==> flow/design.v <==
module DCT(input clk,
           input signed[11:0]a0,a1,a2,a3,a4,a5,a6,a7,
           output reg signed[11:0]b0,b1,b2,b3,b4,b5,b6,b7);
  wire [11:0] c1 = 12'b011111011000;
  wire [11:0] c2 = 12'b011101100100;
  wire [11:0] c3 = 12'b011010100110;
  wire [11:0] c4 = 12'b010110101000;
  wire [11:0] c5 = 12'b010001110001;
  wire [11:0] c6 = 12'b001100001111;
  wire [11:0] c7 = 12'b000110001111;
  wire signed [11:0] f07,f0_7,f16,f1_6,f25,f2_5,f34,f3_4;
  wire signed [11:0] f0734,f07_34,f1625,f16_25;
  wire signed [11:0] sum,diff;
  wire signed [11:0] x0,x1,x2,x3,x4,x5,x6,x7;
  wire signed[23:0]m8,m9,m10,m11,m12,m13,m14,m15,m16,m17,m18,m19,m20,m21,m22,m23,m24,m25,m26,m27;
  wire signed [23:0] m0,m1,m2,m3,m4,m5,m6,m7;
  reg [11:0] r0[7:0],r1[7:0],r2[7:0],r3[7:0],r4[7:0],r5[7:0],r6[7:0],r7 [7:0];
  wire [2:0] count = 0;
  add_sub B1(f07,f0_7,a0,a7);
  add_sub B2(f16,f1_6,a1,a6);
  add_sub B3(f25,f2_5,a2,a5);
  add_sub B4(f34,f3_4,a3,a4);
  add_sub B5(f0734,f07_34,f07,f34);
  add_sub B6(f1625,f16_25,f16,f25);
  add_sub B7(sum,diff,f0734,f1625);
  multiplier M1(m0,sum,c4);
  multiplier M2(m4,diff,c4);
  multiplier M3(m8,f07_34,c2);
  multiplier M4(m9,f16_25,c6);
  assign m2 = m8+m9;
  multiplier M5(m10,f07_34,c6);
  multiplier M6(m11,f16_25,c2);
  assign m6 = m10-m11;
  multiplier M7(m12,f0_7,c1);
  multiplier M8(m13,f0_7,c3);
  multiplier M9(m14,f0_7,c5);
  multiplier M10(m15,f0_7,c7);
  multiplier M11(m16,f1_6,c1);
  multiplier M12(m17,f1_6,c3);
  multiplier M13(m18,f1_6,c5);
  multiplier M14(m19,f1_6,c7);
  multiplier M15(m20,f2_5,c1);
  multiplier M16(m21,f2_5,c3);
  multiplier M17(m22,f2_5,c5);
  multiplier M18(m23,f2_5,c7);
  multiplier M19(m24,f3_4,c1);
  multiplier M20(m25,f3_4,c3);
  multiplier M21(m26,f3_4,c5);
  multiplier M22(m27,f3_4,c7);
  assign m1 = m12+m17+m22+m27;
  assign m3 = m13-m19-m20-m26;
  assign m5 = m14-m16+m23+m25;
  assign m7 = m15-m18+m21-m24;
  assign x0 = m0>>12;
  assign x1 = m1>>12;
  assign x2 = m2>>12;
  assign x3 = m3>>12;  
  assign x4 = m4>>12;
  assign x5 = m5>>12;
  assign x6 = m6>>12;
  assign x7 = m7>>12;
  always @(posedge clk)begin
    {b0,b1,b2,b3,b4,b5,b6,b7} <= {x0,x1,x2,x3,x4,x5,x6,x7};
  end
endmodule
module add_sub(
  output reg [11:0] sum,diff,                                           
  input [11:0] x,y                                                      
    );
always @(x or y)
begin
  sum=x+y;
  diff=x-y;
end
endmodule
module multiplier(
  output reg [23:0]out,
  input signed[11:0] x,y
);
  always @(x,y)begin
    out = x*y;
  end
endmodule
module block_mem(input clk,reset,wr,
		 input [11:0] in1,in2,in3,in4,in5,in6,in7,in8,
                 output reg [11:0] out0,out1,out2,out3,out4,out5,out6,out7
		);
  reg [11:0] mem_block[63:0];
reg [2:0] x,y;
  always@(posedge clk)
begin
	if(reset)
	begin
		x=0;
		y=0;
	end
	else if(wr==1)
	begin
      mem_block[(x*8)+0]<= in1;
      mem_block[(x*8)+1]<= in2;
      mem_block[(x*8)+2]<= in3;
      mem_block[(x*8)+3]<= in4;
      mem_block[(x*8)+4]<= in5;
      mem_block[(x*8)+5]<= in6;
      mem_block[(x*8)+6]<= in7;
      mem_block[(x*8)+7]<= in8;
		x<=x+1;
	end
  else if(wr==1'b0)
	begin
		out0 <=mem_block[y];
      out1 <=mem_block[8+y];
      out2 <=mem_block[16+y];
      out3 <=mem_block[24+y];
      out4 <=mem_block[32+y];
      out5 <=mem_block[40+y];
      out6 <=mem_block[48+y];
      out7 <=mem_block[56+y];
		y<= y+1;
	end
end
endmodule
module Full_DCT(input clk,wr_1,wr_2,reset,
           input [11:0]a0,a1,a2,a3,a4,a5,a6,a7,
           output signed[11:0]b0,b1,b2,b3,b4,b5,b6,b7);
  wire [11:0] r0,r1,r2,r3,r4,r5,r6,r7;
  DCT uut(clk,a0,a1,a2,a3,a4,a5,a6,a7,r0,r1,r2,r3,r4,r5,r6,r7);
  reg [11:0] R0,R1,R2,R3,R4,R5,R6,R7;
  wire [11:0] m10,m11,m12,m13,m14,m15,m16,m17;
  wire [11:0] m20,m21,m22,m23,m24,m25,m26,m27;
  reg dwr_1,dwr_2;
  always @(posedge clk)begin
    dwr_1 <= wr_1;
  end
  block_mem M1(clk,reset,dwr_1,
               r0,r1,r2,r3,r4,r5,r6,r7,
		       m10,m11,m12,m13,m14,m15,m16,m17
		      );
  always @(*) begin
    case(dwr_1)
      1'b0 : begin
            R0 = m10;
            R1 = m11;
            R2 = m12;
            R3 = m13;
            R4 = m14;
            R5 = m15;
            R6 = m16;
            R7 = m17;
      end
      default :begin
            R0 = 0;
            R1 = 0;
            R2 = 0;
            R3 = 0;
            R4 = 0;
            R5 = 0;
            R6 = 0;
            R7 = 0;
      end
      endcase
  end
  DCT uut1(clk,R0,R1,R2,R3,R4,R5,R6,R7,b0,b1,b2,b3,b4,b5,b6,b7);
endmodule
Settings: LEC_CHECK=0, CAP_MARGIN=20, CORE_MARGIN=2, CORE_UTILIZATION=65, MAX_ROUTING_LAYER=met4, SETUP_SLACK_MARGIN=2.23, SLEW_MARGIN=20, TNS_END_PERCENT=5; clock period 11.9 ns.
run.sh (not shown) runs the stock make flow with config.mk's settings and CLKGATE_MAP_FILE=.
The baseline aborted during 5_1_grt.
Change:
ABC_AREA = 1   (was not set)
CORE_UTILIZATION = 68   (was 65)
CTS_CLUSTER_DIAMETER = 210   (was not set)
SETUP_SLACK_MARGIN = not set   (was 2.23)
TNS_END_PERCENT = not set   (was 5)
clock period = 7.12 ns   (was 11.9 ns; I/O delays follow)
The new run died in 5_1_grt with GRT-0116; synthesized cell count rises by 20%; synthesized area rises by 3.5%; die area falls by 1.0%.
Change:
ABC_AREA = not set   (was 1)
CORE_UTILIZATION = 40   (was 68)
CTS_CLUSTER_DIAMETER = 270   (was 210)
clock period = 15.0 ns   (was 7.12 ns; I/O delays follow)
Result: This time the run went through all stages and came out clean; die area rose by 64%; synthesized area fell by 3.4%; synthesized cell count fell by 16%.
Change:
CORE_UTILIZATION = 23   (was 40)
CTS_CLUSTER_DIAMETER = not set   (was 270)
MAX_ROUTING_LAYER = not set   (was met4)
clock period = 14.5 ns   (was 15.0 ns; I/O delays follow)
- area after synthesis does not change
- utilization came out lower by 18 points
- worst hold slack loses 0.012 ns
- cell count rises by 20%
- register-to-register slack gets worse by 0.46 ns


== run 1 ==
Starts from the design.v that is shown in full above.
make LEC_CHECK=0 CAP_MARGIN=20 CORE_MARGIN=2 CORE_UTILIZATION=57 SETUP_SLACK_MARGIN=2.23 SLEW_MARGIN=20 finish   # period 11.9 ns
From the logs: run 1 reached the end of the flow and failed the layout checks with negative setup slack.
#### Input delta (run 2 over run 1)
# run 1
export LEC_CHECK = 0
export CAP_MARGIN = 20
export CORE_MARGIN = 2
export CORE_UTILIZATION = 57
export SETUP_SLACK_MARGIN = 2.23
export SLEW_MARGIN = 20
create_clock -name core_clock -period 11.9 [get_ports {clk}]
# run 2
export LEC_CHECK = 0
export CAP_MARGIN = 20
export CORE_MARGIN = 2
export CORE_UTILIZATION = 66
export SLEW_MARGIN = 20
create_clock -name core_clock -period 12.1 [get_ports {clk}]
==> comparison <==
Run 2 did not finish: a tool error stopped it during global routing (5_1_grt).
The higher final RePlAce weighted congestion of run 2 and run 1 is in run 2.
Area of the placeable core: run 2 < run 1
Standard-cell row count in run 2 vs run 1: down 14
Changes observed in run 2 relative to run 1: initial core utilization up 9.1 points; die area down about 14%; worst slack after detailed placement up 0.042 ns; number of buffers created by CTS down 1.
Reported for run 2 and run 1, count of boundary I/O pins turned out identical to the last digit.
Re placed wire-length estimate after detailed placement: run 2 is about 0.3% up on run 1.
From run 2 to run 1, number of standard cells after synthesis did not move at all.
Changes in run 3 relative to run 2:
# run 2
export LEC_CHECK = 0
export CAP_MARGIN = 20
export CORE_MARGIN = 2
export CORE_UTILIZATION = 66
export SLEW_MARGIN = 20
create_clock -name core_clock -period 12.1 [get_ports {clk}]
# run 3
export LEC_CHECK = 0
export CAP_MARGIN = 20
export CORE_MARGIN = 2
export CORE_UTILIZATION = 65
export SETUP_SLACK_MARGIN = 2.82
export SLEW_MARGIN = 20
create_clock -name core_clock -period 15.0 [get_ports {clk}]
[summary]
Run 3 reached the final stage; the timing, design-rule and antenna checks on its layout passed.
Number of clock buffers inserted by TritonCTS (higher): run 3
NOTE total setup buffers inserted after CTS run 2->run 3 increased by more than 100%
Run 3 -> run 2: synthesized instance count flat
Die area on run 3 is up relative to run 2.
Inputs modified between run 3 and run 4:
# run 3
export LEC_CHECK = 0
export CAP_MARGIN = 20
export CORE_MARGIN = 2
export CORE_UTILIZATION = 65
export SETUP_SLACK_MARGIN = 2.82
export SLEW_MARGIN = 20
create_clock -name core_clock -period 15.0 [get_ports {clk}]
# run 4
export LEC_CHECK = 0
export CAP_MARGIN = 20
export CORE_MARGIN = 2
export CORE_UTILIZATION = 40
export SLEW_MARGIN = 20
create_clock -name core_clock -period 15.0 [get_ports {clk}]
Notes after the runs:
Relative to run 3, starting utilization of the core area has decreased by 25 points in run 4.
Run 4 gives less number of nets at the end of the flow than run 3 did.
Of run 4 and run 3, it is run 4 that has the lower number of cell instances on the worst register-to-register path.
After synthesis and placement, the instance count of run 4 is above that of run 3.
The die area number comes out lower for run 3 vs run 4.
| post-detailed-route via-to-cell ratio | run 4 vs run 3 | about 15% lower |
Tally of clock buffers in the finished layout: run 4 vs run 3 down about 3.7%
Of run 4 and run 3, the run reporting the higher total wirelength of the detailed-routed design was run 3.


## run A
Starts from the design.v that is shown in full above.
==> flow/config.mk <==
export PLATFORM = sky130hd
export DESIGN_NAME = Full_DCT
export DESIGN_NICKNAME = Full_DCT
export VERILOG_FILES = /design/flow/design.v
export SDC_FILE = /design/flow/constraint.sdc
export NUM_CORES = 4
export LEC_CHECK = 0
export CAP_MARGIN = 20
export CORE_MARGIN = 2
export CORE_UTILIZATION = 72
export CTS_CLUSTER_DIAMETER = 232
export CTS_CLUSTER_SIZE = 34
export PLACE_DENSITY_LB_ADDON = 0.05
export SETUP_SLACK_MARGIN = 3.48
export SLEW_MARGIN = 20
==> flow/constraint.sdc <==
create_clock -name core_clock -period 12.1 [get_ports {clk}]
set_input_delay 2.4200 -clock core_clock [delete_from_list [all_inputs] [get_ports {clk}]]
set_output_delay 2.4200 -clock core_clock [all_outputs]
set_load 0.01 [all_outputs]
5_1_grt: run A exited with error
Here is what was changed in the inputs of run B compared with run A.
- clearing SETUP_SLACK_MARGIN, which used to be 3.48
- clearing CTS_CLUSTER_DIAMETER, which used to be 232
- clearing CTS_CLUSTER_SIZE, which used to be 34
- swapping 72 for 44 in CORE_UTILIZATION
- clearing PLACE_DENSITY_LB_ADDON, which used to be 0.05
- swapping 12.1 for 7.56 in the clock period (ns, I/O delays scaled along)
--- outcome ---
In run B the implementation completed, yet the final layout does not meet the checks, the culprit being negative setup slack. Run B gives more total CTS buffers than run A did. Status: fraction of synthesized area in multiplexers parity (run A, run B). Going from run A to run B, width of the die rose by 130 µm; number of post-CTS setup repair buffers fell by about 10%. Taking run A as the reference, in run B post-place setup slack down 3.49 ns; fraction of the core area occupied by cells at floorplan went down.
[inputs] run C vs run B
- changing CORE_UTILIZATION from 44 to 40
- changing the clock period (ns, I/O delays scaled along) from 7.56 to 14.5
[summary]
Across run C and run B, a clean result was obtained everywhere but in run B.
Although run B finished all stages, its layout failed final checks on negative setup slack.
Total detailed-routing wirelength in run C vs run B: down about 12%
Summary: with run B as the reference, first-pass GRT wire length in run C moved down by more than 10%.
Run C vs run B, number of buffers created by CTS went up by about 4%.
Min area growth from synthesis to final layout across run C and run B: run C
What run B reported for number of global-route vias before repair has to be multiplied by 0.854 to get the figure for run C.
Detailed-placement wirelength estimate delta for run C relative to run B: 13% lower
## Diff of input files: run D against run C
- ABC_AREA now 1, previously not set
- CORE_UTILIZATION now 72, was 40
- CTS_CLUSTER_DIAMETER now 210, previously not set
- the clock period (ns, I/O delays scaled along) now 6.9, was 14.5
==> comparison <==
Stage in which a tool error killed run D: 5_1_grt. Between run C and run D, the flow reports post-synthesis instance total increasing by more than 10%. Compared with run C, in run D die area down 42%; sequential fraction of the synthesis area went down; distinct cell type count after synthesis went down about 24%; worst slack after detailed placement decreased by 4.90 ns relative to the old numbers. Diff run C -> run D: number of buffers inserted by post-CTS setup repair picked up an extra 235, number of cell instances after yosys synthesis picked up an extra 2989, fraction of synthesized cell area in xor and xnor cells lost 0.34 points. Diff run D and run C: total CTS buffers lower in run C. Run D gives less placeable core area than run C did. Higher count of cells resized by post-cts repair was reported by run D, not run C.
[inputs] run E vs run D
- removing ABC_AREA (formerly 1)
- removing CTS_CLUSTER_DIAMETER (formerly 210)
- changing CORE_UTILIZATION from 72 to 9
- changing the clock period (ns, I/O delays scaled along) from 6.9 to 19.7
Notes after the runs:
Run E has completed all stages; timing, DRC and antenna checks passed.
Comparing run E against run D, there is no change at all in maximum level of the CTS H-tree.
On area after detailed placement: between run E and run D, it ends up lower for run E.
Diff run D -> run E: effective utilization at floorplan lower, portion of the post-synthesis area used by sequential elements climbed 0.64 points, Yosys chip area decreased 0.0057 mm², average cell area after synthesis rose by 15%.
--- input diff run E..run F ---
- CORE_UTILIZATION changed from 9 to 58
- the clock period (ns, I/O delays scaled along) changed from 19.7 to 13.9
Results
Run F has first-iteration DRC count below what run E had. [compare] base=run E new=run F: clock-buffer cell count fell by 7.2%, synthesis-to-finish area growth fell by 12 points. Run F vs run E: total routing usage reported by global routing up. Run F reports a lower number of antenna violations at the first check in global routing than run E does. Of run F and run E, it is run F that has the lower floorplan row count. ~same combined area of the multi-input logic cells in run F and run E. Relative to run E, the ratio of final minimum period to clock period of run F is higher by 14 points. Mapped cell area came out exactly the same in run F and run E. Re worst setup slack: run F and run E aren't equal, and the lower value belongs to run F. Diff run E -> run F | global placement routability congestion | up by a little under 10%.


== onyx ==
RTL: the design.v shown in full above, as it stands there.
clock: 16.5 ns
lec_check: 0
abc_area: 1
cap_margin: 10
core_aspect_ratio: 1.3
core_margin: 5
core_utilization: 69
cts_cluster_diameter: 330
cts_cluster_size: 11
gpl_timing_driven: 0
max_routing_layer: met5
min_routing_layer: met2
slew_margin: 25
Status: onyx FAILED at global routing (5_1_grt) (tool error)
Changes in yarrow relative to onyx:
- MAX_ROUTING_LAYER removed (was met5)
- CTS_CLUSTER_DIAMETER removed (was 330)
- CORE_MARGIN changed from 5 to 2
- CTS_CLUSTER_SIZE removed (was 11)
- GPL_TIMING_DRIVEN removed (was 0)
- SETUP_SLACK_MARGIN newly set to -0.83
- CORE_ASPECT_RATIO removed (was 1.3)
- MIN_ROUTING_LAYER removed (was met2)
- CAP_MARGIN changed from 10 to 20
- CORE_UTILIZATION changed from 69 to 65
- SLEW_MARGIN changed from 25 to 20
- ABC_AREA removed (was 1)
- the clock period (ns, I/O delays scaled along) changed from 16.5 to 10.4
==> results <==
- Tool error GRT-0116 stopped yarrow during global routing (5_1_grt); no final results.
- Diff onyx -> yarrow | fraction of synthesized cell area in xor and xnor cells | increase of 0.34 points
- Simple-gate share of the synthesized area (yarrow over onyx): decrease, 3.1 points
- On yarrow: count of mapped cells out of synthesis is 16% lower than what onyx gave.
- onyx has higher number of buffers created by CTS than yarrow.
- Diff onyx -> yarrow: area after synthesis saw a decrease; floorplan die area did not really move.
Relative to yarrow, the following input files were edited for cedar:
- a change of CORE_UTILIZATION from 65 to 70
- an added MAX_ROUTING_LAYER of met4
- a deleted SETUP_SLACK_MARGIN that had been -0.83
- a change of the clock period (ns, I/O delays scaled along) from 10.4 to 12.1
cedar: GRT-0232 in global routing (5_1_grt) -> run aborted
Share of flip-flops with an asynchronous set or reset after synthesis came out exactly the same in yarrow and cedar.
The total die size of cedar was superior to that of yarrow.
Diff yarrow..cedar | number of cells in Yosys stat | negligible
In the flow results for yarrow and cedar, the core box area is smaller on cedar.
cedar against yarrow: final weighted congestion of routability-driven global placement has increased; maximum buffer depth of the clock tree has remained practically unchanged; setup fix buffers added after clock tree synthesis has decreased; height of the chip has decreased; worst setup timing slack at the placement stage has increased.
In the reports for yarrow and cedar, the smaller number of resized instances in the post-cts repair step belongs to cedar.
[inputs] indigo vs cedar
- MAX_ROUTING_LAYER: met4 -> unset
- CORE_UTILIZATION: 70 -> 72
- CTS_CLUSTER_DIAMETER: unset -> 98
- the clock period (ns, I/O delays scaled along): 12.1 -> 10.3
### Flow results
Status(indigo) = ERROR, stage = global routing (5_1_grt)
cedar fits on a die that is larger than the die of indigo.
Taking indigo as 1.0, cedar lands at 0.41 on total setup buffers inserted after CTS.
In the metrics for indigo and cedar, the one carrying the higher number of gates resized after CTS is indigo.
For raven, these inputs were changed with respect to indigo:
- CAP_MARGIN: 20 -> 15
- CTS_CLUSTER_SIZE: unset -> 37
==> results <==
Taking indigo as the reference, in raven number of placement rows comparable, number of H-tree branching levels now smaller, die size ~0 delta. Status: raven FAILED at global routing (5_1_grt) (tool error). Number of instances in the synthesized netlist: raven vs indigo identical. Reported for raven and indigo, yosys-reported design area after synthesis turned out identical to the last digit. raven vs. indigo: I/O pin count closely matched the old numbers; number of post-CTS setup repair buffers decreased by about 2.3% relative to the old numbers; synthesized netlist net count closely matched the old numbers; worst slack at placement closely matched the old numbers. Max number of buffers created by CTS across raven and indigo: indigo.
